$ cat flow/run.sh
#!/bin/bash
# the make line also repeats each setting of config.mk as NAME=value (left out here)
make -C /OpenROAD-flow-scripts/flow DESIGN_CONFIG=/design/flow/config.mk WORK_HOME=/design/flow/orfs CLKGATE_MAP_FILE= finish
$ cat flow/config.mk
export PLATFORM = sky130hd
export DESIGN_NAME = top
export DESIGN_NICKNAME = top
export VERILOG_FILES = /design/flow/design.v
export SDC_FILE = /design/flow/constraint.sdc
export NUM_CORES = 4
export LEC_CHECK = 0
export ABC_AREA = 0
export CAP_MARGIN = 25
export CELL_PAD_IN_SITES_DETAIL_PLACEMENT = 2
export CELL_PAD_IN_SITES_GLOBAL_PLACEMENT = 1
export CORE_ASPECT_RATIO = 1.32
export CORE_MARGIN = 10
export CORE_UTILIZATION = 40
export CTS_CLUSTER_SIZE = 93
export GPL_ROUTABILITY_DRIVEN = 1
export HOLD_SLACK_MARGIN = -0.09
export MAX_ROUTING_LAYER = met5
export SETUP_SLACK_MARGIN = 2.36
export SLEW_MARGIN = 20
export TNS_END_PERCENT = 80
$ cat flow/constraint.sdc
create_clock -name core_clock -period 14.6 [get_ports {clk}]
set_input_delay 2.9200 -clock core_clock [delete_from_list [all_inputs] [get_ports {clk}]]
set_output_delay 2.9200 -clock core_clock [all_outputs]
set_load 0.01 [all_outputs]
$ cat flow/design.v
module controller #(
    parameter [19:0] IDLE_CYCLES = 20'd351832    
)(
    input logic clk, 
    input logic rst, 
    output logic load_sreg, 
    output logic transmit_pixel, 
    output logic [5:0] pixel, 
    output logic [4:0] frame,
    output logic idle
);
    localparam TRANSMIT_FRAME       = 1'b0;
    localparam IDLE                 = 1'b1;
    localparam [2:0] READ_CH_VALS   = 3'b001;
    localparam [2:0] LOAD_SREG      = 3'b010;
    localparam [2:0] TRANSMIT_PIXEL = 3'b100;
    localparam [8:0] TRANSMIT_CYCLES    = 9'd360;        
    logic state;
    logic next_state;
    logic [2:0] transmit_phase;
    logic [2:0] next_transmit_phase;
    logic [5:0] pixel_counter;
    logic [4:0] frame_counter;
    logic [8:0] transmit_counter;
    logic [19:0] idle_counter;
    logic transmit_pixel_done;
    logic idle_done;
    assign transmit_pixel_done = (transmit_counter == TRANSMIT_CYCLES - 1);
    assign idle_done = (idle_counter == IDLE_CYCLES - 1);
    always_ff @(negedge clk) begin
        if (rst) begin
            state <= TRANSMIT_FRAME;
            transmit_phase <= READ_CH_VALS;
        end
        else begin
            state <= next_state;
            transmit_phase <= next_transmit_phase;
        end
    end
    always_comb begin
        next_state = 1'bx;
        unique case (state)
            TRANSMIT_FRAME:
                if ((pixel_counter == 6'd0) && (transmit_pixel_done))
                    next_state = IDLE;
                else
                    next_state = TRANSMIT_FRAME;
            IDLE:
                if (idle_done)
                    next_state = TRANSMIT_FRAME;
                else
                    next_state = IDLE;
        endcase
    end
    always_comb begin
        next_transmit_phase = READ_CH_VALS;
        if (state == TRANSMIT_FRAME) begin
            case (transmit_phase)
                READ_CH_VALS:
                    next_transmit_phase = LOAD_SREG;
                LOAD_SREG:
                    next_transmit_phase = TRANSMIT_PIXEL;
                TRANSMIT_PIXEL:
                    next_transmit_phase = transmit_pixel_done ? READ_CH_VALS : TRANSMIT_PIXEL;
            endcase
        end
    end
    always_ff @(negedge clk) begin
        if (rst) begin
            pixel_counter <= 6'd63;
        end
        else if ((state == TRANSMIT_FRAME) && transmit_pixel_done) begin
            pixel_counter <= pixel_counter - 1;
        end
    end
    always_ff @(negedge clk) begin
        if (rst) begin
            frame_counter <= 5'd0;
        end
        else if (idle_done) begin
            frame_counter <= frame_counter + 1;
        end
    end
    always_ff @(negedge clk) begin
        if (rst) begin
            transmit_counter <= 9'd0;
        end
        else if (transmit_phase == TRANSMIT_PIXEL) begin
            transmit_counter <= transmit_counter + 1;
        end
        else begin
            transmit_counter <= 9'd0;
        end
    end
    always_ff @(negedge clk) begin
        if (rst) begin
            idle_counter <= 20'd0;
        end
        else if (state == IDLE) begin
            idle_counter <= idle_counter + 1;
        end
        else begin
            idle_counter <= 20'd0;
        end
    end
    assign pixel = pixel_counter;
    assign frame = frame_counter;
    assign load_sreg = (transmit_phase == LOAD_SREG);
    assign transmit_pixel = (transmit_phase == TRANSMIT_PIXEL);
    assign idle = (state == IDLE);
endmodule
module ws2812b(
    input logic clk, 
    input logic rst, 
    input logic serial_in, 
    input logic transmit, 
    output logic ws2812b_out, 
    output logic shift
);
    localparam IDLE = 1'b0;
    localparam TRANSMITTING = 1'b1;
    localparam T0_CYCLE_COUNT = 4'd5;
    localparam T1_CYCLE_COUNT = 4'd10;
    localparam MAX_CYCLE_COUNT = 4'd15;
    logic state;
    logic [3:0] cycle_count;
    logic bit_being_sent;
    always_ff @(posedge clk) begin
        if (rst) begin
            state <= IDLE;
            cycle_count <= 4'd0;
            bit_being_sent <= 1'b0;
        end
        else unique case (state)
            IDLE:
                if (transmit == 1'b1) begin
                    state <= TRANSMITTING;
                    cycle_count <= 4'd0;
                    bit_being_sent <= serial_in;
                end
            TRANSMITTING:
                if (transmit == 1'b0) begin
                    state <= IDLE;
                end
                else if (cycle_count == MAX_CYCLE_COUNT - 1) begin
                    cycle_count <= 4'd0;
                    bit_being_sent <= serial_in;
                end
                else begin
                    cycle_count <= cycle_count + 1;
                end
        endcase
    end
    always_comb begin
        if (state == TRANSMITTING)
            if (bit_being_sent == 1'b0)
                ws2812b_out = (cycle_count < T0_CYCLE_COUNT);
            else
                ws2812b_out = (cycle_count < T1_CYCLE_COUNT);
        else
            ws2812b_out = 1'b0;
    end
    assign shift = (state == TRANSMITTING) && (cycle_count == 4'd0);
endmodule
module game_of_life (
    input logic clk,
    input logic update,
    input logic [63:0] current_bits,
    output logic [63:0] next_bits
);
    localparam num_rows = 8;
    localparam num_cols = 8;
    int idx;
    int neighbors;
    logic alive;
    int neighbor_row;
    int neighbor_col;
    int nidx;
    always_ff @(posedge clk) begin
        if (update) begin
            for (int row = 0; row < num_rows; row++) begin
                for (int col = 0; col < num_cols; col++) begin
                    idx = row * num_cols + col;
                    neighbors = 0;
                    for (int delta_row = -1; delta_row <= 1; delta_row++) begin
                        for (int delta_col = -1; delta_col <= 1; delta_col++) begin
                            if (!(delta_row == 0 && delta_col == 0)) begin
                                neighbor_row = (row + delta_row + num_rows) % num_rows;
                                neighbor_col = (col + delta_col + num_cols) % num_cols;
                                nidx = neighbor_row * num_cols + neighbor_col;
                                if (current_bits[nidx])
                                    neighbors = neighbors + 1;
                            end
                        end
                    end
                    alive = current_bits[idx];
                    if (alive) begin
                        if ((neighbors == 2) || (neighbors == 3))
                            next_bits[idx] <= 1'b1;
                        else
                            next_bits[idx] <= 1'b0;
                    end
                    else begin
                        if (neighbors == 3)
                            next_bits[idx] <= 1'b1;
                        else
                            next_bits[idx] <= 1'b0;
                    end
                end
            end
        end
    end
endmodule
module top(
    input logic clk,
    input logic rst,
    input logic [63:0] init_r,
    input logic [63:0] init_g,
    input logic [63:0] init_b,
    output logic _48b,
    output logic _45a
);
    logic [5:0] pixel;
    logic [4:0] frame;
    logic [10:0] address;
    logic [23:0] shift_reg;
    logic load_sreg;
    logic transmit_pixel;
    logic shift;
    logic ws2812b_out;
    logic ctrl_idle;
    localparam clock_rate = 12000000;
    assign address = { 5'd0, pixel };
    logic [7:0] frame_buffer_R [0:63];
    logic [7:0] frame_buffer_G [0:63];
    logic [7:0] frame_buffer_B [0:63];
    ws2812b u_ws (
        .clk                (clk),
        .rst                (rst),
        .serial_in          (shift_reg[23]),
        .transmit           (transmit_pixel),
        .ws2812b_out        (ws2812b_out),
        .shift              (shift)
    );
    controller #(
        .IDLE_CYCLES        (20'd1000)
    ) u_ctrl (
        .clk                (clk),
        .rst                (rst),
        .load_sreg          (load_sreg),
        .transmit_pixel     (transmit_pixel),
        .pixel              (pixel),
        .frame              (frame),
        .idle               (ctrl_idle)
    );
    localparam UPDATE_CYCLES = 30000;
    localparam logic [7:0] BRIGHTNESS = 8'h05;
    logic [63:0] frame_bits_R, frame_bits_G, frame_bits_B;
    logic [63:0] next_bits_R, next_bits_G, next_bits_B;
    logic auto_update_sig;
    always_comb begin
        for (int i = 0; i < 64; i++) begin
            frame_bits_R[i] = frame_buffer_R[i];
            frame_bits_G[i] = frame_buffer_G[i];
            frame_bits_B[i] = frame_buffer_B[i];
        end
    end
    game_of_life u_gol_R (
        .clk            (clk),
        .update         (auto_update_sig),
        .current_bits   (frame_bits_R),
        .next_bits      (next_bits_R)
    );
    game_of_life u_gol_G (
        .clk            (clk),
        .update         (auto_update_sig),
        .current_bits   (frame_bits_G),
        .next_bits      (next_bits_G)
    );
    game_of_life u_gol_B (
        .clk            (clk),
        .update         (auto_update_sig),
        .current_bits   (frame_bits_B),
        .next_bits      (next_bits_B)
    );
    logic [$clog2(clock_rate) - 1:0] copy_counter;
    logic update_pending;
    always_ff @(posedge clk) begin
        if (rst) begin
            copy_counter <= 0;
            auto_update_sig <= 1'b0;
            update_pending <= 1'b0;
            for (int i = 0; i < 64; i++) begin
                frame_buffer_R[i] <= init_r[i] ? BRIGHTNESS : 8'h00;
                frame_buffer_G[i] <= init_g[i] ? BRIGHTNESS : 8'h00;
                frame_buffer_B[i] <= init_b[i] ? BRIGHTNESS : 8'h00;
            end
        end
        else begin
            if (UPDATE_CYCLES != 0) begin
                if (copy_counter == UPDATE_CYCLES - 1) begin
                    copy_counter <= 0;
                    auto_update_sig <= 1'b1;
                    update_pending <= 1'b1;
                end else begin
                    copy_counter <= copy_counter + 1;
                    auto_update_sig <= 1'b0;
                end
            end else begin
                auto_update_sig <= 1'b0;
            end
            if (update_pending && ctrl_idle && !auto_update_sig) begin
                update_pending <= 1'b0;
                for (int i = 0; i < 64; i++) begin
                    frame_buffer_R[i] <= next_bits_R[i] ? BRIGHTNESS : 8'h00;
                    frame_buffer_G[i] <= next_bits_G[i] ? BRIGHTNESS : 8'h00;
                    frame_buffer_B[i] <= next_bits_B[i] ? BRIGHTNESS : 8'h00;
                end
            end
        end
    end
    always_ff @(posedge clk) begin
        if (rst) begin
            shift_reg <= 24'd0;
        end
        else if (load_sreg) begin
            shift_reg <= { frame_buffer_G[address], frame_buffer_R[address], frame_buffer_B[address] };
        end
        else if (shift) begin
            shift_reg <= { shift_reg[22:0], 1'b0 };
        end
    end
    assign _48b = ws2812b_out;
    assign _45a = ~ws2812b_out;
endmodule
==> flow_summary_export.csv, run 1 <==
group,metric,value,unit
pwr,swShare,0.4780,
routing,routedWlPerCell,25.74,um
grt,grt_max_degree,89,
pwr,p_per_area,107.6,nW/um2
worst_hold_path,min_path_type,"flip-flop to flip-flop",
yosys,ys_sh_mux,0.06039,
pwr,clkPwrFrac,0.171,
worst_setup_path,worst_ep_arrival_time,4190,ps
worst_setup_path,cp_slowest_cell,"nand2b_1",
sta,clock_skew,50.36,ps
yosys,synthAdderAreaFrac,0.1632,
routing,antenna_left,0,
routing,drc,0,
clocking,clock_path_buffers,3,
pwr,total_power,0.01207,W
grt,antenna_found_initial,16,
floorplanning,die_w,463.7,um
worst_setup_path,cp-endpoint,"u_ctrl.idle_counter[7]",
routing,drt-initial-drc-count,4407,
yosys,synth_seq_share,0.1293,
floorplanning,row_count,214,
yosys,ys_top_cells_by_count,"nand2_1, ha_1, xnor2_1",
yosys,synth-edff-count,384,
yosys,ys_warn_count,7,
worst_setup_path,cp_slowest_stage_delay,690,ps
final_layout,fin_nets,14124,
clocking,cts_tree,"yes",
worst_setup_path,crit_cells,3,
yosys,avgSynthCellArea,8.170,um2
yosys,yosys_area,103900,um2
floorplanning,fp_util,0.4026,
pwr,p_clk,0.00207,W
worst_setup_path,critPathBufInv,1,
routing,firstDrtPassIters,5,
grt,grt.met2_usage,0.5379,
yosys,ys_cells,12720,
worst_hold_path,min_from,"u_ctrl.transmit_phase[0]",
yosys,synth_cell_types,100,
grt,grt_pass1_vias,110138,
worst_setup_path,worst_setup_path_end_kind,"flip-flop",
worst_setup_path,crit_type,"primary input to flip-flop",
clocking,cts.clk_slew.worst_paths,30,ps
sta,final_max_slew_viol_count,0,
clocking,clock_latency,770,ps
yosys,topCombFamilyByArea,"XOR/XNOR gates",
worst_setup_path,r2r_start,"u_ctrl.pixel_counter[2]",
flow_run,cap_violations,0,
yosys,top_cell,"nand2_1",
routing,vias,98578,
yosys,synthArstFlopShare,0,
pwr,comb_power_share,0.695,
yosys,netlist.area_leader.share,0.1628,
floorplanning,die_y,605.6,um
clocking,clkSinkCount,479,
clocking,cts_resized,0,
routing,routed_via_density,6.122,
yosys,synth_nets,14266,
yosys,synth_area,103900,um2
yosys,synth-simple-area-share,0.2138,
worst_setup_path,start_kind,"primary input",
yosys,syn_inst,12720,
worst_setup_path,r2r_slack,3730,ps
placed_design,io_buffers,195,
worst_setup_path,r2r-end,"shift_reg[10]",
clocking,root_buffer,"clkbuf_16",
grt,grtUsageMet3,0.02684,
sta,tightestPinTransition,1176,ps
yosys,synth_flops,479,
clocking,cts_buffers,76,
worst_hold_path,holdPathEnd,"u_ctrl.transmit_phase[2]",
sta,slew_headroom,0.2146,
grt,grtUsageTotal,0.2828,
routing,routed_wl,414400,um
flow_run,warning_count,263,
floorplanning,ios,196,
yosys,ys_sh_aoi,0.1599,
pwr,comb-power,0.00838,W
worst_setup_path,startpoint,"rst",
pwr,internal_power,0.006298,W
yosys,ys_top_cells_by_area,"ha_1, edfxtp_1, xnor2_1",
placed_design,dp_hpwl,310300,um
pwr,powerSeq,0.00162,W
final_layout,syn2layout_area_growth,7.936,%
worst_setup_path,path_max_fanout,59,
clocking,cts_hold_buf,0,
pwr,power_leader,"combinational logic",
worst_setup_path,crit_family,"simple AND/OR/NAND/NOR gates",
clocking,cts_setup_buffers,0,
grt,grt.busiest_layer,"met2",
placed_design,gp_congestion,0.8575,
yosys,ff_type,"edfxtp_1",
floorplanning,core-area,258100,um2
worst_setup_path,cp.required,7890,ps
yosys,xor_share,0.2245,
worst_hold_path,whs_path_depth,1,
grt,met1_usage,0.3213,
yosys,yosys.area.top_type,"ha_1",
sta,whs,428.2,ps
pwr,p_seq_frac,0.134,
status,status,"no timing/DRC/antenna violations",
grt,overflow,0,
grt,grt_pass1_wl,638800,um
sta,setup_viol,0,
worst_setup_path,cp_cell_sequence,"buf_8, nand2b_1, nor2_1",
sta,rsz0062_at_grt,"no",
pwr,power.switching,0.005768,W
sta,finalHoldViolCount,0,
worst_setup_path,reg2reg_depth,8,
clocking,htree_num_levels,3,
pwr,ir_drop,0.08928,mV
floorplanning,die_area,280800,um2
pwr,leakage,46.46,nW
## through the flow
stage	std cells	setup TNS, ps	area, um2	utilization	setup slack [ps]
6_report	16102	0	112200	0.4346	3694
3_3_place_gp	15918	0	109400	0.4240	2963
5_1_grt	16096	0	112200	0.4345	3500
2_1_floorplan	12720	-524500	103900	-	-2719
3_5_place_dp	15918	0	109400	0.4240	2873
4_1_cts	16095	0	112200	0.4345	3663
## layout make-up
class	instances	area (um2)
clock inverters	78	618.1
repair buffers	450	3896
fillers	29190	145900
inverters	621	2331
multi-input cells	10911	85440
diodes	7	17.52
well taps	3456	4324
flip-flops and latches	479	13440
clock buffers	100	2107
## layer usage
metal | routed length, um | vias to the layer above
li1 | - | 45643
met3 | 12390 | 721
met2 | 215100 | 1584
met1 | 169600 | 50622
met4 | 17260 | 8
met5 | 62 | -
==> inputs of run 2 (changes only) <==
Settings changed: ABC_AREA 0 to default, CAP_MARGIN 25 to 35, CELL_PAD_IN_SITES_DETAIL_PLACEMENT 2 to default, CELL_PAD_IN_SITES_GLOBAL_PLACEMENT 1 to 2, CORE_ASPECT_RATIO 1.32 to default, CORE_MARGIN 10 to 4, CORE_UTILIZATION 40 to 68, CTS_CLUSTER_SIZE 93 to default, GPL_ROUTABILITY_DRIVEN 1 to 0, HOLD_SLACK_MARGIN -0.09 to 0.12, MAX_ROUTING_LAYER met5 to default, PLACE_DENSITY_LB_ADDON from default to 0.11, SETUP_SLACK_MARGIN 2.36 to -0.15, TNS_END_PERCENT 80 to default.
Clock period 14.6 ns to 6.89 ns, I/O delays scaled along.
==> run 2 against run 1 <==
Compared with the run above: die size decreased by 43%; synthesized area unchanged; the run now fails in global placement without I/O; synthesized cell count unchanged.
==> flow_summary_export.csv, run 2 <==
group,metric,value,unit
status,status,"did not finish",
status,stop_stage,"global placement without I/O",
status,firstError,"[ERROR FLW-0024] Place density exceeds 1.0 (current PLACE_DENSITY_LB_ADDON =  0.11). Please check if the value of  PLACE_DENSITY_LB_ADDON is between 0 and 0.99.",
floorplanning,die_area,159200,um2
yosys,synth_area,103900,um2
yosys,ys_sh_mux,0.06039,
yosys,ys_cells,12720,
floorplanning,row_count,143,
yosys,top_cell,"nand2_1",
yosys,syn_inst,12720,
yosys,synth_nets,14266,
floorplanning,fp_util,0.6842,
yosys,xor_share,0.2245,
yosys,topCombFamilyByArea,"XOR/XNOR gates",
yosys,synthArstFlopShare,0,
yosys,synth_cell_types,100,
yosys,synth_flops,479,
yosys,yosys.area.top_type,"ha_1",
floorplanning,die_w,398.9,um
yosys,ff_type,"edfxtp_1",
yosys,ys_sh_aoi,0.1599,
floorplanning,core-area,151900,um2
yosys,synth-edff-count,384,
yosys,synth-simple-area-share,0.2138,
yosys,yosys_area,103900,um2
yosys,avgSynthCellArea,8.170,um2
yosys,synthAdderAreaFrac,0.1632,
yosys,ys_top_cells_by_count,"nand2_1, ha_1, xnor2_1",
yosys,ys_warn_count,7,
yosys,netlist.area_leader.share,0.1628,
floorplanning,die_y,398.9,um
yosys,synth_seq_share,0.1293,
yosys,ys_top_cells_by_area,"ha_1, edfxtp_1, xnor2_1",
==> inputs of run 3 (changes only) <==
Settings changed: CAP_MARGIN 35 to 20, CELL_PAD_IN_SITES_GLOBAL_PLACEMENT 2 to default, CORE_MARGIN 4 to 2, CORE_UTILIZATION 68 to 40, CTS_CLUSTER_SIZE from default to 93, GPL_ROUTABILITY_DRIVEN 0 to default, HOLD_SLACK_MARGIN 0.12 to default, PLACE_DENSITY_LB_ADDON 0.11 to default, SETUP_SLACK_MARGIN -0.15 to 2.33.
Clock period 6.89 ns to 10.0 ns, I/O delays scaled along.
==> run 3 against run 2 <==
Compared with the run above: now clean on timing, DRC and antenna; synthesized area did not move; synthesized cell count did not move; die size grew 66%.
==> flow_summary_export.csv, run 3 <==
group,metric,value,unit
yosys,synth-simple-area-share,0.2138,
sta,tightestPinTransition,1036,ps
floorplanning,die_area,263900,um2
yosys,top_cell,"nand2_1",
clocking,clkSinkCount,479,
clocking,cts_hold_buf,0,
routing,routed_wl,316000,um
clocking,clock_latency,750,ps
yosys,ys_sh_mux,0.06039,
placed_design,dp_hpwl,225300,um
yosys,ff_type,"edfxtp_1",
sta,clock_skew,41.08,ps
yosys,synth-edff-count,384,
yosys,synth_seq_share,0.1293,
placed_design,dpl_cell_area,109200,um2
floorplanning,die_w,513.7,um
sta,final_max_slew_viol_count,0,
floorplanning,ios,196,
final_layout,fin_area,112400,um2
yosys,ys_top_cells_by_area,"ha_1, edfxtp_1, xnor2_1",
pwr,comb-power,0.0113,W
sta,slew_headroom,0.3094,
worst_hold_path,whs_path_depth,1,
floorplanning,row_count,187,
sta,finalHoldViolCount,0,
worst_setup_path,cp.required,10590,ps
routing,routed_via_density,5.777,
pwr,power.switching,0.007537,W
yosys,synthAdderAreaFrac,0.1632,
final_layout,comb_area,85580,um2
grt,grt_pass1_wl,485400,um
worst_setup_path,cp_slowest_stage_delay,390,ps
worst_setup_path,cp-endpoint,"shift_reg[8]",
final_layout,syn2layout_area_growth,8.169,%
routing,routedWlPerCell,19.69,um
clocking,cts_tree,"yes",
pwr,leakage,46.57,nW
routing,drt-initial-drc-count,6738,
clocking,htree_num_levels,3,
routing,drc,0,
worst_setup_path,r2r_start,"u_ctrl.pixel_counter[0]",
worst_hold_path,min_from,"u_ctrl.transmit_phase[0]",
worst_setup_path,crit_cells,9,
pwr,comb_power_share,0.677,
grt,overflow,0,
worst_setup_path,critPathMostFrequentCell,"a222oi_1",
clocking,clock_path_buffers,3,
worst_setup_path,r2r-end,"shift_reg[8]",
pwr,powerSeq,0.00235,W
grt,grt_max_degree,118,
pwr,clkPwrFrac,0.182,
flow_run,warning_count,269,
worst_hold_path,holdPathEnd,"u_ctrl.transmit_phase[2]",
worst_setup_path,cp_slowest_cell,"dfxtp_4",
pwr,ir_drop,0.1248,mV
worst_setup_path,crit_type,"flip-flop to flip-flop",
yosys,yosys.area.top_type,"ha_1",
flow_run,cap_violations,0,
sta,setup_viol,0,
clocking,cts.clk_slew.worst_paths,60,ps
worst_setup_path,reg2reg_depth,9,
placed_design,io_buffers,195,
yosys,xor_share,0.2245,
floorplanning,die_y,513.7,um
pwr,p_per_area,148.9,nW/um2
yosys,yosys_area,103900,um2
routing,antenna_left,0,
grt,grt_pass1_vias,85481,
grt,grtUsageTotal,0.2298,
yosys,ys_sh_aoi,0.1599,
floorplanning,core-area,259000,um2
status,status,"no timing/DRC/antenna violations",
worst_setup_path,startpoint,"u_ctrl.pixel_counter[0]",
routing,firstDrtPassIters,7,
pwr,p_clk,0.00305,W
yosys,avgSynthCellArea,8.170,um2
pwr,p_seq_frac,0.141,
clocking,root_buffer,"clkbuf_16",
yosys,synth_area,103900,um2
worst_hold_path,min_path_type,"flip-flop to flip-flop",
final_layout,fin_nets,14119,
floorplanning,fp_util,0.4012,
worst_setup_path,path_max_fanout,10,
yosys,topCombFamilyByArea,"XOR/XNOR gates",
worst_setup_path,worst_ep_arrival_time,8200,ps
worst_setup_path,crit_family,"AND-OR/OR-AND gates",
worst_setup_path,worst_setup_path_end_kind,"flip-flop",
pwr,internal_power,0.009206,W
final_layout,seqCellArea,13460,um2
yosys,ys_top_cells_by_count,"nand2_1, ha_1, xnor2_1",
clocking,cts_buffers,77,
yosys,synthArstFlopShare,0,
worst_setup_path,cp_cell_sequence,"inv_1, ha_4, buf_4, a222oi_1, o22ai_1, a22o_1, a222oi_1, a41oi_2, o21bai_1",
grt,antenna_found_initial,22,
yosys,syn_inst,12720,
sta,rsz0062_at_grt,"no",
worst_setup_path,critPathBufInv,2,
worst_setup_path,start_kind,"flip-flop",
yosys,ys_cells,12720,
yosys,synth_nets,14266,
yosys,synth_flops,479,
yosys,netlist.area_leader.share,0.1628,
final_layout,final_util,0.4340,
worst_setup_path,r2r_slack,2390,ps
pwr,power_leader,"combinational logic",
yosys,ys_warn_count,7,
final_layout,nFillCells,25722,
routing,vias,92710,
yosys,synth_cell_types,100,
pwr,swShare,0.4502,
placed_design,gp_congestion,0.8727,
## run 3: metrics by stage
step	hold slack (ps)	worst slack, ps	std cells	total power, W	TNS (ps)
after floorplan	405.7	-5030	12720	0.01156	-970490
after global placement	425.4	1575	15842	0.01348	0
after detailed placement	414.7	1562	15842	0.01360	0
after CTS	414.1	2329	16026	0.01678	0
after global routing	426.8	2306	16042	0.01839	0
final	411.6	2394	16049	0.01674	0
## run 3: layer usage
layer,global-route usage,wire [um],up-vias
li1,-,-,45802
met1,0.3094,145600,44192
met2,0.3826,142500,2278
met3,0.02693,17620,424
met4,0.06934,10110,14
met5,0,90,-
## run 3: repair_timing
| item | 4_1_cts | 5_1_grt |
|---|---|---|
| resized | 25 | 9 |
| pin swaps | 1 | 7 |
| endpoints found under the setup margin | 7 | 6 |
| buffers inserted | 5 | 10 |
## run 3: final cells by class
type	count	area share
repair buffers	444	0.03510
flip-flops and latches	479	0.1197
clock buffers	92	0.01924
diodes	12	0.0002671
clock inverters	88	0.005776
multi-input cells	10911	0.7613
inverters	621	0.02074
well taps	3402	0.03786
==> inputs of run 4 (changes only) <==
Settings changed: CORE_ASPECT_RATIO from default to 0.55, CORE_UTILIZATION 40 to 70, CTS_CLUSTER_DIAMETER from default to 60, CTS_CLUSTER_SIZE 93 to 11, PLACE_DENSITY_LB_ADDON from default to 0.29, SETUP_SLACK_MARGIN 2.33 to 1.29.
Clock period 10.0 ns to 8.48 ns, I/O delays scaled along.
==> run 4 against run 3 <==
Compared with the run above: final area shrank 2.2%; hold slack gained 23 ps; still clean on timing, DRC and antenna; critical path depth grew 1; sequential share of layout area grew 0.27 points; sequential cell count is the same; worst setup slack lost 1000 ps; critical endpoint is now shift_reg[16]; largest power group unchanged; synthesized cell count is the same; non-clock buffer count grew 10.
==> flow_summary_export.csv, run 4 <==
group,metric,value,unit
final_layout,seqCellArea,13460,um2
worst_setup_path,critPathBufInv,3,
flow_run,cap_violations,0,
sta,finalHoldViolCount,0,
grt,grt_pass1_vias,97560,
final_layout,fin_area,110000,um2
final_layout,syn2layout_area_growth,5.798,%
yosys,synth_seq_share,0.1293,
yosys,synth_area,103900,um2
clocking,htree_num_levels,2,
floorplanning,core-area,146800,um2
yosys,synth-edff-count,384,
pwr,ir_drop,0.1942,mV
floorplanning,die_y,289.8,um
status,status,"no timing/DRC/antenna violations",
worst_setup_path,crit_type,"flip-flop to flip-flop",
yosys,synth-simple-area-share,0.2138,
floorplanning,ios,196,
worst_setup_path,worst_setup_path_end_kind,"flip-flop",
pwr,clkPwrFrac,0.149,
routing,routed_via_density,6.941,
routing,drc,0,
pwr,swShare,0.4754,
worst_setup_path,worst_ep_arrival_time,7730,ps
clocking,clock_latency,770,ps
worst_setup_path,reg2reg_depth,10,
yosys,synth_nets,14266,
sta,clock_skew,44.78,ps
worst_setup_path,startpoint,"u_ctrl.pixel_counter[4]",
yosys,ys_warn_count,7,
grt,grt_pass1_wl,520800,um
yosys,xor_share,0.2245,
worst_setup_path,r2r-end,"shift_reg[16]",
clocking,root_buffer,"clkbuf_16",
yosys,yosys_area,103900,um2
clocking,cts_buffers,60,
yosys,ys_top_cells_by_count,"nand2_1, ha_1, xnor2_1",
worst_setup_path,r2r_start,"u_ctrl.pixel_counter[4]",
flow_run,warning_count,263,
floorplanning,die_w,523.6,um
worst_setup_path,cp.required,9110,ps
final_layout,comb_area,85510,um2
pwr,comb-power,0.0141,W
routing,firstDrtPassIters,7,
yosys,synthAdderAreaFrac,0.1632,
placed_design,io_buffers,195,
yosys,ys_sh_mux,0.06039,
pwr,internal_power,0.01043,W
yosys,synth_cell_types,100,
grt,grtUsageTotal,0.4257,
pwr,leakage,46.23,nW
floorplanning,fp_util,0.7080,
sta,setup_viol,0,
worst_setup_path,cp_slowest_cell,"nor2_1",
worst_hold_path,min_path_type,"flip-flop to flip-flop",
sta,rsz0062_at_grt,"no",
yosys,ff_type,"edfxtp_1",
worst_setup_path,r2r_slack,1370,ps
worst_setup_path,start_kind,"flip-flop",
grt,grt_max_degree,50,
placed_design,dp_hpwl,248200,um
routing,drt-initial-drc-count,12981,
clocking,cts.clk_slew.worst_paths,70,ps
worst_setup_path,path_max_fanout,34,
sta,whs,435.1,ps
yosys,synth_flops,479,
worst_setup_path,cp_cell_sequence,"nor2_1, buf_4, nand3_1, a31oi_1, a2111oi_4, buf_4, nand3_1, nor4bb_1, buf_4, nor4_1",
sta,layout_setup_ws,1372,ps
final_layout,nFillCells,10427,
worst_setup_path,crit_cells,10,
sta,final_max_slew_viol_count,0,
yosys,netlist.area_leader.share,0.1628,
pwr,comb_power_share,0.711,
routing,routedWlPerCell,23.08,um
yosys,ys_sh_aoi,0.1599,
clocking,clkSinkCount,479,
sta,slew_headroom,0.1359,
placed_design,dpl_cell_area,107600,um2
yosys,ys_top_cells_by_area,"ha_1, edfxtp_1, xnor2_1",
yosys,yosys.area.top_type,"ha_1",
yosys,top_cell,"nand2_1",
pwr,power.switching,0.009449,W
worst_setup_path,cp-endpoint,"shift_reg[16]",
worst_setup_path,crit_family,"simple AND/OR/NAND/NOR gates",
yosys,avgSynthCellArea,8.170,um2
pwr,p_clk,0.00295,W
placed_design,gp_congestion,0.9776,
routing,vias,101144,
sta,tightestPinTransition,1278,ps
yosys,syn_inst,12720,
routing,antenna_left,0,
final_layout,final_util,0.7491,
worst_setup_path,critPathMostFrequentCell,"buf_4",
grt,antenna_found_initial,11,
pwr,p_seq_frac,0.140,
floorplanning,row_count,104,
yosys,topCombFamilyByArea,"XOR/XNOR gates",
pwr,p_per_area,180.8,nW/um2
pwr,power_leader,"combinational logic",
clocking,cts_tree,"yes",
clocking,clock_path_buffers,3,
worst_hold_path,whs_path_depth,1,
worst_setup_path,cp_slowest_stage_delay,490,ps
grt,overflow,0,
worst_hold_path,holdPathEnd,"u_ctrl.transmit_phase[2]",
worst_hold_path,min_from,"u_ctrl.transmit_phase[0]",
final_layout,fin_nets,14112,
yosys,synthArstFlopShare,0,
routing,routed_wl,336300,um
yosys,ys_cells,12720,
placed_design,place_ws,527.3,ps
floorplanning,die_area,151700,um2
pwr,powerSeq,0.00278,W
-- run 4: timing repair --
item / CTS / global route
pin swaps: 1 / 2
hold buffers: 0 / 0
resized: 16 / 20
setup endpoints to repair: 6 / 6
buffers inserted: 1 / 4
-- run 4: layout make-up --
class / instances / share of cell area
Tap cell: 1961 / 0.02231
Clock inverter: 78 / 0.006008
Sequential cell: 479 / 0.1224
Timing Repair Buffer: 454 / 0.03656
Clock buffer: 64 / 0.01379
Antenna cell: 3 / 0.00006828
Inverter: 621 / 0.02120
Multi-Input combinational cell: 10911 / 0.7777
-- run 4: routing by layer --
layer | part of all wire | up-vias | global-route usage | wire length, um
li1 | - | 45768 | - | -
met1 | 0.40 | 47698 | 0.5756 | 133900
met3 | 0.15 | 1152 | 0.1124 | 49070
met5 | 0.00018 | - | 0 | 60
met2 | 0.41 | 6516 | 0.6386 | 138400
met4 | 0.044 | 10 | 0.1864 | 14830
-- run 4: stage by stage --
step / cells / total power (W) / TNS (ps)
3_5_place_dp: 14422 / 0.01647 / 0
3_3_place_gp: 14421 / 0.01541 / 0
4_1_cts: 14564 / 0.01947 / 0
5_1_grt: 14568 / 0.02135 / 0
2_1_floorplan: 12720 / 0.01363 / -1117170
6_report: 14571 / 0.01988 / 0
==> inputs of run 5 (changes only) <==
Settings changed: ABC_AREA from default to 1, CAP_MARGIN 20 to 40, CORE_ASPECT_RATIO 0.55 to default, CORE_UTILIZATION 70 to 72, CTS_CLUSTER_DIAMETER 60 to default, CTS_CLUSTER_SIZE 11 to default, PLACE_DENSITY_LB_ADDON 0.29 to default, SETUP_SLACK_MARGIN 1.29 to default.
Clock period 8.48 ns to 5.16 ns, I/O delays scaled along.
==> run 5 against run 4 <==
Compared with the run above: first-iteration DRC count is 20% lower; non-clock buffer count up 84; via count is 20% higher; count of clock-buffer cells in the layout is 25 higher; clock power increased by 83%; worst setup slack worse by 1200 ps; total power increased by 32%.
==> flow_summary_export.csv, run 5 <==
group,metric,value,unit
yosys,avgSynthCellArea,5.662,um2
yosys,synthArstFlopShare,0,
yosys,synth-simple-area-share,0.4872,
yosys,synth_seq_share,0.1204,
routing,firstDrtPassIters,10,
worst_setup_path,worst_setup_path_end_kind,"flip-flop",
clocking,root_buffer,"clkbuf_16",
routing,drc,0,
yosys,synth_cell_types,63,
sta,setup_viol,0,
clocking,cts_setup_buffers,0,
routing,routed_via_density,5.577,
routing,routed_wl,336000,um
yosys,yosys_area,111500,um2
grt,grtUsageTotal,0.4149,
routing,routedWlPerCell,15.43,um
clocking,cts_hold_buf,0,
placed_design,io_buffers,195,
sta,clock_skew,38.22,ps
worst_hold_path,min_path_type,"flip-flop to flip-flop",
grt,overflow,0,
yosys,synthAdderAreaFrac,0.1516,
routing,drt-initial-drc-count,10446,
sta,finalSetupTns,0,ps
routing,vias,121480,
worst_setup_path,cp_slowest_stage_delay,500,ps
placed_design,dpl_cell_area,114700,um2
clocking,clkSinkCount,479,
sta,final_max_slew_viol_count,0,
sta,whs,451.5,ps
status,status,"no timing/DRC/antenna violations",
final_layout,syn2layout_area_growth,5.172,%
worst_hold_path,whs_path_depth,1,
clocking,cts_tree,"yes",
floorplanning,die_w,397.6,um
yosys,ff_type,"edfxtp_1",
pwr,ir_drop,0.3532,mV
pwr,comb_power_share,0.621,
sta,tightestPinTransition,944.5,ps
sta,layout_setup_ws,164.8,ps
yosys,topCombFamilyByArea,"simple AND/OR/NAND/NOR gates",
worst_setup_path,critPathMostFrequentCell,"nand2_1",
pwr,comb-power,0.0163,W
pwr,power_leader,"combinational logic",
worst_setup_path,start_kind,"flip-flop",
yosys,ys_cells,19702,
worst_setup_path,crit_family,"simple AND/OR/NAND/NOR gates",
floorplanning,core-area,154000,um2
yosys,synth_area,111500,um2
worst_setup_path,r2r-end,"shift_reg[8]",
worst_setup_path,r2r_slack,160,ps
sta,slew_headroom,0.3703,
grt,grt_pass1_vias,109363,
floorplanning,die_y,397.6,um
placed_design,dp_hpwl,251500,um
worst_setup_path,cp_slowest_cell,"dfxtp_1",
worst_setup_path,cp.required,5780,ps
worst_setup_path,cp_cell_sequence,"inv_1, nor2_1, nand2_1, nor2_1, nand2_1, nand2_1, nor2_1, nand2_1, nor2_1, nand2_1, nor2_1, nand2_1, nand2_1, a21oi_1",
routing,antenna_left,0,
pwr,clkPwrFrac,0.205,
sta,finalHoldViolCount,0,
yosys,syn_inst,19702,
pwr,power.switching,0.01296,W
pwr,p_seq_frac,0.174,
yosys,yosys.area.top_type,"nand2_1",
pwr,p_per_area,223.9,nW/um2
clocking,cts.clk_slew.worst_paths,50,ps
floorplanning,row_count,144,
yosys,ys_top_cells_by_area,"nand2_1, ha_1, edfxtp_1",
worst_setup_path,path_max_fanout,8,
pwr,internal_power,0.01331,W
clocking,cts_buffers,74,
yosys,top_cell,"nand2_1",
clocking,clock_path_buffers,3,
yosys,ys_sh_mux,0,
worst_setup_path,worst_ep_arrival_time,5620,ps
pwr,p_clk,0.00539,W
yosys,netlist.area_leader.share,0.2839,
placed_design,gp_congestion,0.9932,
grt,antenna_found_initial,5,
worst_setup_path,cp-endpoint,"shift_reg[8]",
yosys,ys_warn_count,7,
worst_hold_path,min_from,"u_ctrl.idle_counter[0]",
worst_setup_path,startpoint,"u_ctrl.pixel_counter[2]",
pwr,swShare,0.4934,
pwr,powerSeq,0.00456,W
flow_run,warning_count,270,
yosys,ys_top_cells_by_count,"nand2_1, inv_1, nand3_1",
final_layout,fin_area,117300,um2
yosys,xor_share,0.05007,
yosys,synth_nets,21248,
yosys,synth_flops,479,
worst_setup_path,critPathBufInv,1,
floorplanning,fp_util,0.7241,
grt,grt_max_degree,149,
clocking,clock_latency,710,ps
clocking,cts_resized,0,
worst_setup_path,crit_type,"flip-flop to flip-flop",
placed_design,place_ws,109.1,ps
yosys,synth-edff-count,384,
worst_setup_path,crit_cells,14,
yosys,ys_sh_aoi,0.05898,
worst_setup_path,r2r_start,"u_ctrl.pixel_counter[2]",
floorplanning,ios,196,
pwr,leakage,68.63,nW
worst_hold_path,holdPathEnd,"u_ctrl.idle_counter[0]",
clocking,htree_num_levels,3,
flow_run,cap_violations,0,
floorplanning,die_area,158100,um2
final_layout,fin_nets,21226,
worst_setup_path,reg2reg_depth,14,
grt,grt_pass1_wl,538600,um
run 5: layer usage:
| metal | up-vias | track usage | part of all wire |
|---|---|---|---|
| li1 | 61993 | - | - |
| met1 | 53531 | 0.5178 | 0.40 |
| met2 | 4838 | 0.6830 | 0.43 |
| met3 | 1114 | 0.06018 | 0.10 |
| met4 | 4 | 0.2366 | 0.064 |
| met5 | - | 0 | 0.000083 |
run 5: final cells by class:
| class | count | area [um2] |
|---|---|---|
| well taps | 2044 | 2557 |
| repair buffers | 538 | 4647 |
| clock inverters | 82 | 469.2 |
| clock buffers | 89 | 2046 |
| multi-input cells | 15786 | 83480 |
| inverters | 2762 | 10680 |
| fillers | 13354 | 36730 |
| diodes | 2 | 5.005 |
| flip-flops and latches | 479 | 13440 |
run 5: stage by stage:
stage	utilization	power (W)	cells
3_3_place_gp	0.7445	0.02013	21607
2_1_floorplan	-	0.01760	19702
5_1_grt	0.7615	0.02906	21780
3_5_place_dp	0.7447	0.02067	21608
6_report	0.7616	0.02626	21782
4_1_cts	0.7610	0.02609	21778
==> inputs of run 6 (changes only) <==
Settings changed: ABC_AREA 1 to default, CAP_MARGIN 40 to 20.
Clock period 5.16 ns to 6.11 ns, I/O delays scaled along.
==> run 6 against run 5 <==
Compared with the run above: first-iteration DRC count shrank 12%; die size shrank 6.8%; global-route usage shrank 0.46 points; via count shrank 19%; hold slack gained 1.9 ps; critical endpoint is now shift_reg[16]; largest power group unchanged.
==> flow_summary_export.csv, run 6 <==
group,metric,value,unit
status,status,"no timing/DRC/antenna violations",
clocking,root_buffer,"clkbuf_16",
final_layout,fin_area,110400,um2
routing,routed_wl,315700,um
flow_run,cap_violations,0,
sta,whs,453.4,ps
floorplanning,fp_util,0.7243,
placed_design,io_buffers,195,
pwr,power_leader,"combinational logic",
clocking,cts_buffers,69,
yosys,synth_flops,479,
pwr,power.switching,0.01267,W
yosys,avgSynthCellArea,8.170,um2
floorplanning,die_w,383.9,um
worst_setup_path,path_max_fanout,11,
final_layout,final_util,0.7692,
grt,grt_max_degree,53,
sta,finalHoldViolCount,0,
grt,grt_pass1_vias,96088,
worst_setup_path,cp_cell_sequence,"ha_2, buf_4, nor2b_1, o21ai_0, o21ai_0, a2111oi_0, buf_4, nand3_1, nor4bb_1, nor4_1",
worst_hold_path,holdPathEnd,"u_ctrl.idle_counter[0]",
worst_setup_path,critPathBufInv,2,
sta,rsz0062_at_grt,"no",
worst_setup_path,crit_type,"flip-flop to flip-flop",
placed_design,dp_hpwl,233600,um
clocking,clkSinkCount,479,
clocking,clock_path_buffers,3,
flow_run,warning_count,264,
yosys,synth_area,103900,um2
yosys,yosys_area,103900,um2
worst_setup_path,cp_slowest_stage_delay,570,ps
clocking,clock_latency,750,ps
placed_design,placed_cells,14417,
routing,routed_via_density,6.765,
routing,drc,0,
pwr,comb_power_share,0.696,
pwr,comb-power,0.0190,W
clocking,cts_tree,"yes",
yosys,synthAdderAreaFrac,0.1632,
yosys,top_cell,"nand2_1",
yosys,synth-edff-count,384,
worst_hold_path,min_from,"u_ctrl.idle_counter[0]",
clocking,cts.clk_slew.worst_paths,60,ps
yosys,ys_warn_count,7,
worst_setup_path,worst_setup_path_end_kind,"flip-flop",
yosys,synthArstFlopShare,0,
clocking,htree_num_levels,3,
pwr,powerSeq,0.00394,W
pwr,p_per_area,247.3,nW/um2
yosys,syn_inst,12720,
pwr,p_clk,0.00436,W
worst_setup_path,r2r-end,"shift_reg[16]",
placed_design,dpl_cell_area,107900,um2
pwr,p_seq_frac,0.144,
pwr,swShare,0.4641,
grt,antenna_found_initial,13,
worst_setup_path,cp.required,6660,ps
pwr,ir_drop,0.2554,mV
floorplanning,ios,196,
final_layout,fin_nets,14169,
routing,vias,98700,
yosys,ys_cells,12720,
floorplanning,die_area,147400,um2
yosys,topCombFamilyByArea,"XOR/XNOR gates",
grt,overflow,0,
worst_hold_path,whs_path_depth,1,
worst_setup_path,worst_ep_arrival_time,6530,ps
yosys,ys_top_cells_by_area,"ha_1, edfxtp_1, xnor2_1",
grt,grtUsageTotal,0.4103,
final_layout,nFillCells,10353,
yosys,ys_top_cells_by_count,"nand2_1, ha_1, xnor2_1",
placed_design,gp_congestion,0.9598,
yosys,ff_type,"edfxtp_1",
pwr,clkPwrFrac,0.160,
worst_setup_path,startpoint,"u_ctrl.pixel_counter[1]",
floorplanning,die_y,383.9,um
routing,firstDrtPassIters,8,
worst_setup_path,r2r_start,"u_ctrl.pixel_counter[1]",
final_layout,syn2layout_area_growth,6.196,%
worst_setup_path,cp-endpoint,"shift_reg[16]",
final_layout,final_cells,14589,
yosys,yosys.area.top_type,"ha_1",
yosys,ys_sh_aoi,0.1599,
sta,final_max_slew_viol_count,0,
yosys,netlist.area_leader.share,0.1628,
pwr,internal_power,0.01463,W
worst_setup_path,crit_family,"simple AND/OR/NAND/NOR gates",
sta,tightestPinTransition,1023,ps
worst_setup_path,r2r_slack,130,ps
routing,drt-initial-drc-count,9212,
pwr,leakage,46.56,nW
worst_setup_path,start_kind,"flip-flop",
yosys,synth_nets,14266,
sta,clock_skew,69.76,ps
routing,routedWlPerCell,21.64,um
worst_setup_path,cp_slowest_cell,"nor4bb_1",
sta,slew_headroom,0.3182,
grt,grt_pass1_wl,492600,um
worst_hold_path,min_path_type,"flip-flop to flip-flop",
clocking,cts_hold_buf,0,
floorplanning,row_count,139,
sta,finalSetupTns,0,ps
sta,setup_viol,0,
floorplanning,core-area,143500,um2
worst_setup_path,crit_cells,10,
yosys,synth-simple-area-share,0.2138,
yosys,synth_cell_types,100,
yosys,ys_sh_mux,0.06039,
yosys,synth_seq_share,0.1293,
worst_setup_path,reg2reg_depth,10,
yosys,xor_share,0.2245,
routing,antenna_left,0,
run 6: what timing repair did:
action	4_1_cts	5_1_grt
endpoints found under the setup margin	0	6
resized	0	1
setup buffers	0	0
run 6: cell type report:
| type | instances | area [um2] | area share |
|---|---|---|---|
| multi-input cells | 10911 | 85430 | 0.7740 |
| flip-flops and latches | 479 | 13440 | 0.1218 |
| repair buffers | 502 | 4324 | 0.03918 |
| well taps | 1903 | 2381 | 0.02157 |
| inverters | 621 | 2331 | 0.02112 |
| clock buffers | 87 | 1826 | 0.01654 |
| clock inverters | 78 | 614.3 | 0.005566 |
| diodes | 8 | 20.02 | 0.0001814 |
run 6: stage by stage:
| stage | setup WS [ps] | total power, W |
|---|---|---|
| floorplan | -6975 | 0.01892 |
| global placement | 167.5 | 0.02126 |
| detailed placement | 115.2 | 0.02252 |
| CTS | 131.3 | 0.02698 |
| global route | 25.63 | 0.02954 |
| finish | 125.7 | 0.02729 |
run 6: routing by layer:
layer / part of all wire / global-route usage / vias up / wire [um]
met5: 0.00017 / 0 / - / 55
met4: 0.063 / 0.2466 / 8 / 20040
met3: 0.094 / 0.05586 / 1157 / 29650
met2: 0.46 / 0.6905 / 4795 / 144600
met1: 0.38 / 0.4980 / 46901 / 121400
li1: - / - / 45839 / -
==> inputs of run 7 (changes only) <==
Settings changed: CTS_CLUSTER_DIAMETER from default to 48, CTS_CLUSTER_SIZE from default to 51, PLACE_DENSITY_LB_ADDON from default to 0.26, SETUP_SLACK_MARGIN from default to 0.57.
Clock period 6.11 ns to 4.8 ns, I/O delays scaled along.
==> run 7 against run 6 <==
Compared with the run above: the flow now stops in global routing; synthesized area did not move; die size did not move; synthesized cell count did not move.
==> flow_summary_export.csv, run 7 <==
group,metric,value,unit
clocking,clkSinkCount,479,
floorplanning,row_count,139,
status,stop_stage,"global routing",
yosys,netlist.area_leader.share,0.1628,
clocking,clock_path_buffers,3,
yosys,synth_nets,14266,
floorplanning,ios,196,
clocking,htree_num_levels,3,
yosys,synth_flops,479,
placed_design,dpl_cell_area,112000,um2
yosys,yosys_area,103900,um2
yosys,top_cell,"nand2_1",
yosys,ys_warn_count,7,
floorplanning,die_y,383.9,um
yosys,synthArstFlopShare,0,
yosys,synth-edff-count,384,
yosys,xor_share,0.2245,
floorplanning,core-area,143500,um2
grt,overflow,33571,
yosys,synth_cell_types,100,
yosys,synth-simple-area-share,0.2138,
yosys,yosys.area.top_type,"ha_1",
yosys,ys_top_cells_by_count,"nand2_1, ha_1, xnor2_1",
placed_design,placed_cells,14720,
yosys,synth_seq_share,0.1293,
yosys,avgSynthCellArea,8.170,um2
yosys,ys_sh_mux,0.06039,
floorplanning,die_w,383.9,um
yosys,ys_sh_aoi,0.1599,
placed_design,gp_congestion,1.026,
placed_design,place_ws,-63.84,ps
yosys,topCombFamilyByArea,"XOR/XNOR gates",
yosys,syn_inst,12720,
yosys,ys_cells,12720,
status,firstError,"[ERROR GRT-0232] Routing congestion too high. Check the congestion heatmap in the GUI.",
yosys,ff_type,"edfxtp_1",
placed_design,dp_hpwl,244600,um
clocking,cts_buffers,112,
grt,grtUsageTotal,1.284,
floorplanning,die_area,147400,um2
yosys,synthAdderAreaFrac,0.1632,
yosys,synth_area,103900,um2
floorplanning,fp_util,0.7243,
placed_design,io_buffers,195,
clocking,cts_hold_buf,0,
status,status,"did not finish",
yosys,ys_top_cells_by_area,"ha_1, edfxtp_1, xnor2_1",
clocking,root_buffer,"clkbuf_16",
-- run 7: timing repair --
| item | CTS |
|---|---|
| setup buffers | 235 |
| gates cloned | 2 |
| resized | 497 |
| setup endpoints to repair | 194 |
| pin swaps | 183 |
-- run 7: routing by layer --
layer  GRT overflow  track usage
met1           1269        1.008
met2          26434        1.880
met3           1370       0.9786
met4           4307        1.302
met5            191       0.8986
-- run 7: stage by stage --
| stage | setup TNS (ps) | power, W |
|---|---|---|
| 2_1_floorplan | -1472850 | 0.02464 |
| 4_1_cts | 0 | 0.03946 |
| 3_3_place_gp | 0 | 0.02773 |
| 3_5_place_dp | -162.7 | 0.02962 |
==> inputs of run 8 (changes only) <==
Settings changed: CORE_UTILIZATION 72 to 60, CTS_CLUSTER_DIAMETER 48 to default, CTS_CLUSTER_SIZE 51 to 100, PLACE_DENSITY_LB_ADDON 0.26 to default, SETUP_SLACK_MARGIN 0.57 to default.
Clock period 4.8 ns to 7.38 ns, I/O delays scaled along.
==> run 8 against run 7 <==
Compared with the run above: synthesized cell count stayed put; synthesized area did not move; die size rose by 20%; now clean on timing, DRC and antenna.
==> flow_summary_export.csv, run 8 <==
group,metric,value,unit
worst_setup_path,cp.required,7970,ps
yosys,synth_seq_share,0.1293,
sta,rsz0062_at_grt,"no",
routing,drc,0,
sta,finalSetupTns,0,ps
yosys,yosys.area.top_type,"ha_1",
worst_hold_path,whs_path_depth,1,
clocking,cts_hold_buf,0,
worst_setup_path,cp_cell_sequence,"inv_1, ha_1, nor2b_1, o21ai_0, a311oi_1, a21oi_1, nand3_1, nor4bb_1, nor4_1",
clocking,htree_num_levels,3,
yosys,synth_flops,479,
routing,firstDrtPassIters,6,
floorplanning,ios,196,
pwr,p_seq_frac,0.143,
yosys,topCombFamilyByArea,"XOR/XNOR gates",
grt,antenna_found_initial,11,
sta,finalHoldViolCount,0,
clocking,cts.clk_slew.worst_paths,60,ps
sta,slew_headroom,0.2938,
yosys,ys_cells,12720,
yosys,synth_cell_types,100,
routing,met2_wirelength,147900,um
flow_run,warning_count,264,
routing,route.met3.wl,20930,um
grt,grt_pass1_wl,494300,um
yosys,synthArstFlopShare,0,
pwr,swShare,0.4575,
yosys,synth_area,103900,um2
placed_design,dp_hpwl,235000,um
clocking,cts_resized,0,
sta,tightestPinTransition,1057,ps
sta,setup_viol,0,
sta,clock_skew,44.37,ps
clocking,cts_setup_buffers,0,
floorplanning,die_area,176600,um2
pwr,leakage,46.44,nW
yosys,ys_warn_count,7,
yosys,xor_share,0.2245,
worst_setup_path,crit_family,"simple AND/OR/NAND/NOR gates",
worst_setup_path,crit_type,"flip-flop to flip-flop",
yosys,top_cell,"nand2_1",
clocking,clock_latency,750,ps
sta,layout_setup_ws,404.8,ps
yosys,yosys_area,103900,um2
floorplanning,die_w,420.2,um
worst_setup_path,cp_slowest_cell,"nor2b_1",
pwr,comb-power,0.0156,W
flow_run,cap_violations,0,
worst_setup_path,cp-endpoint,"shift_reg[16]",
clocking,root_buffer,"clkbuf_16",
floorplanning,fp_util,0.6045,
routing,vias,96166,
routing,drt-met1-wl,134000,um
worst_setup_path,critPathBufInv,1,
pwr,ir_drop,0.2116,mV
yosys,synth-simple-area-share,0.2138,
clocking,clock_path_buffers,3,
status,status,"no timing/DRC/antenna violations",
grt,grtUsageTotal,0.3485,
yosys,synth-edff-count,384,
final_layout,nFillCells,14929,
sta,final_max_slew_viol_count,0,
worst_setup_path,worst_ep_arrival_time,7560,ps
placed_design,io_buffers,195,
floorplanning,die_y,420.2,um
yosys,ys_sh_mux,0.06039,
worst_setup_path,start_kind,"flip-flop",
clocking,clkSinkCount,479,
pwr,internal_power,0.01235,W
worst_setup_path,cp_slowest_stage_delay,650,ps
yosys,ys_top_cells_by_count,"nand2_1, ha_1, xnor2_1",
final_layout,syn2layout_area_growth,6.557,%
pwr,comb_power_share,0.683,
yosys,synthAdderAreaFrac,0.1632,
pwr,p_per_area,205.6,nW/um2
worst_setup_path,worst_setup_path_end_kind,"flip-flop",
routing,top_layer,"met5",
yosys,netlist.area_leader.share,0.1628,
yosys,synth_nets,14266,
pwr,p_clk,0.00396,W
yosys,avgSynthCellArea,8.170,um2
worst_hold_path,holdPathEnd,"u_ctrl.transmit_phase[2]",
yosys,ff_type,"edfxtp_1",
placed_design,placed_cells,14772,
worst_setup_path,r2r-end,"shift_reg[16]",
grt,grt_pass1_vias,92195,
clocking,cts_buffers,73,
routing,routed_via_density,6.433,
placed_design,gp_congestion,0.9338,
routing,drt-initial-drc-count,7575,
yosys,syn_inst,12720,
grt,overflow,0,
pwr,powerSeq,0.00325,W
pwr,power_leader,"combinational logic",
worst_hold_path,min_from,"u_ctrl.transmit_phase[0]",
worst_setup_path,crit_cells,9,
yosys,ys_top_cells_by_area,"ha_1, edfxtp_1, xnor2_1",
pwr,clkPwrFrac,0.174,
routing,routed_wl,318700,um
grt,grt_max_degree,71,
final_layout,final_cells,14948,
final_layout,fin_nets,14121,
floorplanning,row_count,152,
worst_setup_path,r2r_slack,400,ps
clocking,cts_tree,"yes",
routing,antenna_left,0,
placed_design,place_ws,484.7,ps
yosys,ys_sh_aoi,0.1599,
worst_setup_path,reg2reg_depth,9,
worst_setup_path,path_max_fanout,15,
worst_setup_path,r2r_start,"u_ctrl.pixel_counter[1]",
worst_hold_path,min_path_type,"flip-flop to flip-flop",
routing,routedWlPerCell,21.32,um
floorplanning,core-area,171900,um2
sta,whs,423.6,ps
pwr,power.switching,0.01042,W
worst_setup_path,startpoint,"u_ctrl.pixel_counter[1]",
-- run 8: metal layers --
layer	track usage	vias up
met5	0	-
met4	0.1626	12
met3	0.04231	710
met2	0.5959	3225
met1	0.4356	46452
li1	-	45767
-- run 8: stage by stage --
stage	total power (W)	util	cell area [um2]
2_1_floorplan	0.01567	-	103900
3_3_place_gp	0.01780	0.6283	108000
3_5_place_dp	0.01859	0.6283	108000
4_1_cts	0.02268	0.6441	110700
5_1_grt	0.02482	0.6441	110700
6_report	0.02277	0.6441	110700
-- run 8: layout make-up --
cell class              instances  area [um2]  area share
clock inverters                88       780.7    0.007050
diodes                          5       12.51   0.0001130
repair buffers                450        3921     0.03541
multi-input cells           10911       85430      0.7714
well taps                    2310        2890     0.02610
clock buffers                  84        1932     0.01744
inverters                     621        2331     0.02105
flip-flops and latches        479       13440      0.1214
==> inputs of run 9 (changes only) <==
Settings changed: CORE_UTILIZATION 60 to 40, CTS_CLUSTER_SIZE 100 to default.
Clock period 7.38 ns to 9.16 ns, I/O delays scaled along.
==> run 9 against run 8 <==
Compared with the run above: sequential share of layout area is 0.15 points lower; non-clock buffer count is 19 lower; combinational power is 21% lower; critical path depth stayed put; clock power is 15% lower; first-iteration DRC count is 7.9% lower; global-route usage is 12 points lower; die size is 49% higher; synthesized cell count stayed put; final area is 1.3% higher; total power is 20% lower; worst setup slack better by 860 ps; critical path type unchanged; critical endpoint is now shift_reg[10]; largest cell class unchanged.
==> flow_summary_export.csv, run 9 <==
group,metric,value,unit
clocking,cts.clk_slew.worst_paths,60,ps
yosys,top_cell,"nand2_1",
worst_setup_path,startpoint,"u_ctrl.pixel_counter[0]",
worst_setup_path,critPathBufInv,1,
pwr,p_seq_frac,0.141,
yosys,yosys_area,103900,um2
pwr,comb_power_share,0.675,
clocking,clock_path_buffers,3,
floorplanning,die_y,513.7,um
floorplanning,ios,196,
yosys,ys_top_cells_by_count,"nand2_1, ha_1, xnor2_1",
routing,routed_via_density,5.767,
yosys,ff_type,"edfxtp_1",
placed_design,gp_congestion,0.8830,
worst_hold_path,holdPathEnd,"u_ctrl.transmit_phase[2]",
routing,routed_wl,313400,um
routing,antenna_left,0,
pwr,powerSeq,0.00257,W
yosys,syn_inst,12720,
sta,rsz0062_at_grt,"no",
floorplanning,die_area,263900,um2
pwr,ir_drop,0.1627,mV
yosys,synth_area,103900,um2
yosys,synth_flops,479,
routing,firstDrtPassIters,8,
clocking,cts_buffers,77,
worst_setup_path,worst_ep_arrival_time,8580,ps
worst_setup_path,worst_setup_path_end_kind,"flip-flop",
pwr,comb-power,0.0124,W
pwr,total_power,0.01830,W
worst_hold_path,whs_path_depth,1,
yosys,synth-edff-count,384,
grt,grt_max_degree,103,
grt,grt_pass1_wl,486100,um
routing,drc,0,
worst_setup_path,r2r_slack,1270,ps
worst_setup_path,reg2reg_depth,9,
final_layout,fin_area,112200,um2
worst_setup_path,cp.required,9840,ps
pwr,clkPwrFrac,0.184,
flow_run,warning_count,266,
clocking,cts_tree,"yes",
yosys,ys_cells,12720,
yosys,topCombFamilyByArea,"XOR/XNOR gates",
pwr,internal_power,0.01004,W
clocking,htree_num_levels,3,
final_layout,nFillCells,25733,
clocking,root_buffer,"clkbuf_16",
routing,drt-initial-drc-count,6980,
floorplanning,fp_util,0.4012,
placed_design,dpl_cell_area,109200,um2
pwr,p_per_area,163.2,nW/um2
yosys,xor_share,0.2245,
pwr,swShare,0.4515,
placed_design,dp_hpwl,224700,um
flow_run,cap_violations,0,
sta,clock_skew,59.71,ps
pwr,p_clk,0.00338,W
grt,antenna_found_initial,21,
sta,slew_headroom,0.2489,
yosys,synthAdderAreaFrac,0.1632,
clocking,cts_setup_buffers,0,
sta,finalSetupTns,0,ps
worst_setup_path,path_max_fanout,36,
yosys,yosys.area.top_type,"ha_1",
worst_hold_path,min_from,"u_ctrl.transmit_phase[0]",
worst_setup_path,crit_family,"AND-OR/OR-AND gates",
floorplanning,row_count,187,
pwr,power_leader,"combinational logic",
status,status,"no timing/DRC/antenna violations",
worst_setup_path,crit_cells,9,
worst_hold_path,min_path_type,"flip-flop to flip-flop",
worst_setup_path,cp_slowest_cell,"a2111oi_0",
sta,tightestPinTransition,1115,ps
floorplanning,core-area,259000,um2
worst_setup_path,r2r-end,"shift_reg[10]",
clocking,clkSinkCount,479,
clocking,clock_latency,760,ps
routing,vias,92453,
yosys,synth_seq_share,0.1293,
yosys,synth_nets,14266,
sta,finalHoldViolCount,0,
grt,grt_pass1_vias,85397,
sta,setup_viol,0,
worst_setup_path,crit_type,"flip-flop to flip-flop",
worst_setup_path,cp-endpoint,"shift_reg[10]",
worst_setup_path,cp_cell_sequence,"inv_1, ha_2, mux2_2, a22oi_1, nor2_1, a2111oi_0, nand4_1, a41oi_1, o21bai_1",
worst_setup_path,cp_slowest_stage_delay,760,ps
final_layout,syn2layout_area_growth,7.923,%
pwr,leakage,46.43,nW
worst_setup_path,start_kind,"flip-flop",
yosys,ys_warn_count,7,
clocking,cts_resized,0,
grt,overflow,0,
yosys,synth-simple-area-share,0.2138,
sta,final_max_slew_viol_count,0,
worst_setup_path,r2r_start,"u_ctrl.pixel_counter[0]",
yosys,avgSynthCellArea,8.170,um2
yosys,netlist.area_leader.share,0.1628,
yosys,synthArstFlopShare,0,
grt,grtUsageTotal,0.2296,
final_layout,fin_nets,14106,
sta,whs,430.0,ps
yosys,ys_top_cells_by_area,"ha_1, edfxtp_1, xnor2_1",
floorplanning,die_w,513.7,um
routing,routedWlPerCell,19.55,um
yosys,synth_cell_types,100,
clocking,cts_hold_buf,0,
yosys,ys_sh_aoi,0.1599,
placed_design,io_buffers,195,
yosys,ys_sh_mux,0.06039,
pwr,power.switching,0.008264,W
[run 9: stage by stage]
stage | instances | utilization | setup WS (ps)
finish | 16030 | 0.4330 | 1267
global route | 16026 | 0.4330 | 1046
CTS | 16025 | 0.4330 | 1336
detailed placement | 15845 | 0.4218 | 1347
global placement | 15845 | 0.4218 | 1329
floorplan | 12720 | - | -5450
[run 9: final cells by class]
cell class	instances	area [um2]	share of cell area
Antenna cell	5	12.51	0.0001116
Clock buffer	86	2056	0.01833
Clock inverter	95	855.8	0.007630
Inverter	621	2331	0.02078
Multi-Input combinational cell	10911	85440	0.7618
Sequential cell	479	13440	0.1199
Tap cell	3402	4257	0.03795
Timing Repair Buffer	431	3766	0.03358
[run 9: metal layers]
layer  vias to the layer above  track usage  part of all wire
met3                       327      0.02411             0.051
li1                      45700            -                 -
met2                      2201       0.3822              0.45
met4                         8      0.06209             0.028
met1                     44217       0.3134              0.47
met5                         -            0           0.00017
==> inputs of run 10 (changes only) <==
Settings changed: CELL_PAD_IN_SITES_DETAIL_PLACEMENT from default to 2, CORE_ASPECT_RATIO from default to 0.85, CTS_CLUSTER_SIZE from default to 53, GPL_ROUTABILITY_DRIVEN from default to 0, HOLD_SLACK_MARGIN from default to 0.15, MAX_ROUTING_LAYER from default to met4, PLACE_DENSITY from default to 0.89, TNS_END_PERCENT from default to 10.
Clock period 9.16 ns to 5.11 ns, I/O delays scaled along.
==> run 10 against run 9 <==
Compared with the run above: the run now fails in clock tree synthesis; die size is essentially flat; synthesized cell count is the same; synthesized area is the same.
==> flow_summary_export.csv, run 10 <==
group,metric,value,unit
status,status,"did not finish",
status,stop_stage,"clock tree synthesis",
status,firstError,"[ERROR DPL-0033] detailed placement checks failed during check placement.",
yosys,synth_nets,14266,
yosys,synth-edff-count,384,
yosys,syn_inst,12720,
yosys,netlist.area_leader.share,0.1628,
floorplanning,row_count,172,
yosys,avgSynthCellArea,8.170,um2
floorplanning,core-area,258500,um2
yosys,synth_cell_types,100,
yosys,ys_warn_count,7,
yosys,ys_sh_aoi,0.1599,
floorplanning,die_w,556.9,um
placed_design,dp_hpwl,816500,um
floorplanning,fp_util,0.4021,
floorplanning,die_area,263900,um2
yosys,synth_area,103900,um2
placed_design,io_buffers,195,
yosys,synth-simple-area-share,0.2138,
yosys,ys_cells,12720,
yosys,synthArstFlopShare,0,
yosys,synthAdderAreaFrac,0.1632,
floorplanning,ios,196,
yosys,ys_top_cells_by_count,"nand2_1, ha_1, xnor2_1",
yosys,ff_type,"edfxtp_1",
yosys,synth_seq_share,0.1293,
yosys,topCombFamilyByArea,"XOR/XNOR gates",
yosys,yosys_area,103900,um2
placed_design,dpl_cell_area,111800,um2
yosys,ys_sh_mux,0.06039,
yosys,xor_share,0.2245,
yosys,yosys.area.top_type,"ha_1",
yosys,ys_top_cells_by_area,"ha_1, edfxtp_1, xnor2_1",
yosys,top_cell,"nand2_1",
floorplanning,die_y,473.9,um
yosys,synth_flops,479,
-- run 10: through the flow --
step,cells,setup WS (ps),power [W],util
floorplan,12720,-7475,0.02263,-
global placement,16235,-13.39,0.02582,0.4324
detailed placement,16235,-3018,0.04080,0.4324
==> inputs of run 11 (changes only) <==
Settings changed: CORE_ASPECT_RATIO 0.85 to 1.84, CORE_MARGIN 2 to 5, CORE_UTILIZATION 40 to 47, HOLD_SLACK_MARGIN 0.15 to -0.02, MIN_ROUTING_LAYER from default to met2.
==> run 11 against run 10 <==
Compared with the run above: synthesized area unchanged; die size is 12% lower; the run fails in detailed placement; synthesized cell count unchanged.
==> flow_summary_export.csv, run 11 <==
group,metric,value,unit
status,status,"did not finish",
status,stop_stage,"detailed placement",
status,firstError,"[ERROR DPL-0033] detailed placement checks failed during check placement.",
placed_design,io_buffers,195,
yosys,synth-edff-count,384,
yosys,avgSynthCellArea,8.170,um2
yosys,ys_top_cells_by_area,"ha_1, edfxtp_1, xnor2_1",
yosys,ys_sh_aoi,0.1599,
yosys,synth_area,103900,um2
yosys,netlist.area_leader.share,0.1628,
yosys,syn_inst,12720,
yosys,yosys_area,103900,um2
floorplanning,fp_util,0.4714,
yosys,ys_top_cells_by_count,"nand2_1, ha_1, xnor2_1",
floorplanning,die_w,356.7,um
yosys,synth-simple-area-share,0.2138,
yosys,ff_type,"edfxtp_1",
yosys,ys_warn_count,7,
yosys,ys_sh_mux,0.06039,
yosys,synthArstFlopShare,0,
yosys,synth_flops,479,
floorplanning,die_area,231100,um2
yosys,yosys.area.top_type,"ha_1",
yosys,synth_seq_share,0.1293,
floorplanning,die_y,647.9,um
yosys,synthAdderAreaFrac,0.1632,
floorplanning,core-area,220500,um2
yosys,ys_cells,12720,
floorplanning,ios,196,
yosys,topCombFamilyByArea,"XOR/XNOR gates",
yosys,xor_share,0.2245,
yosys,synth_cell_types,100,
floorplanning,row_count,234,
yosys,top_cell,"nand2_1",
yosys,synth_nets,14266,
==> run 11: metrics by stage <==
stage / cells / hold slack, ps / TNS (ps)
global placement: 15727 / 410.9 / -941.5
floorplan: 12720 / 405.7 / -1442900
Power figures rest on the tool's default switching activity, not on a simulated workload.
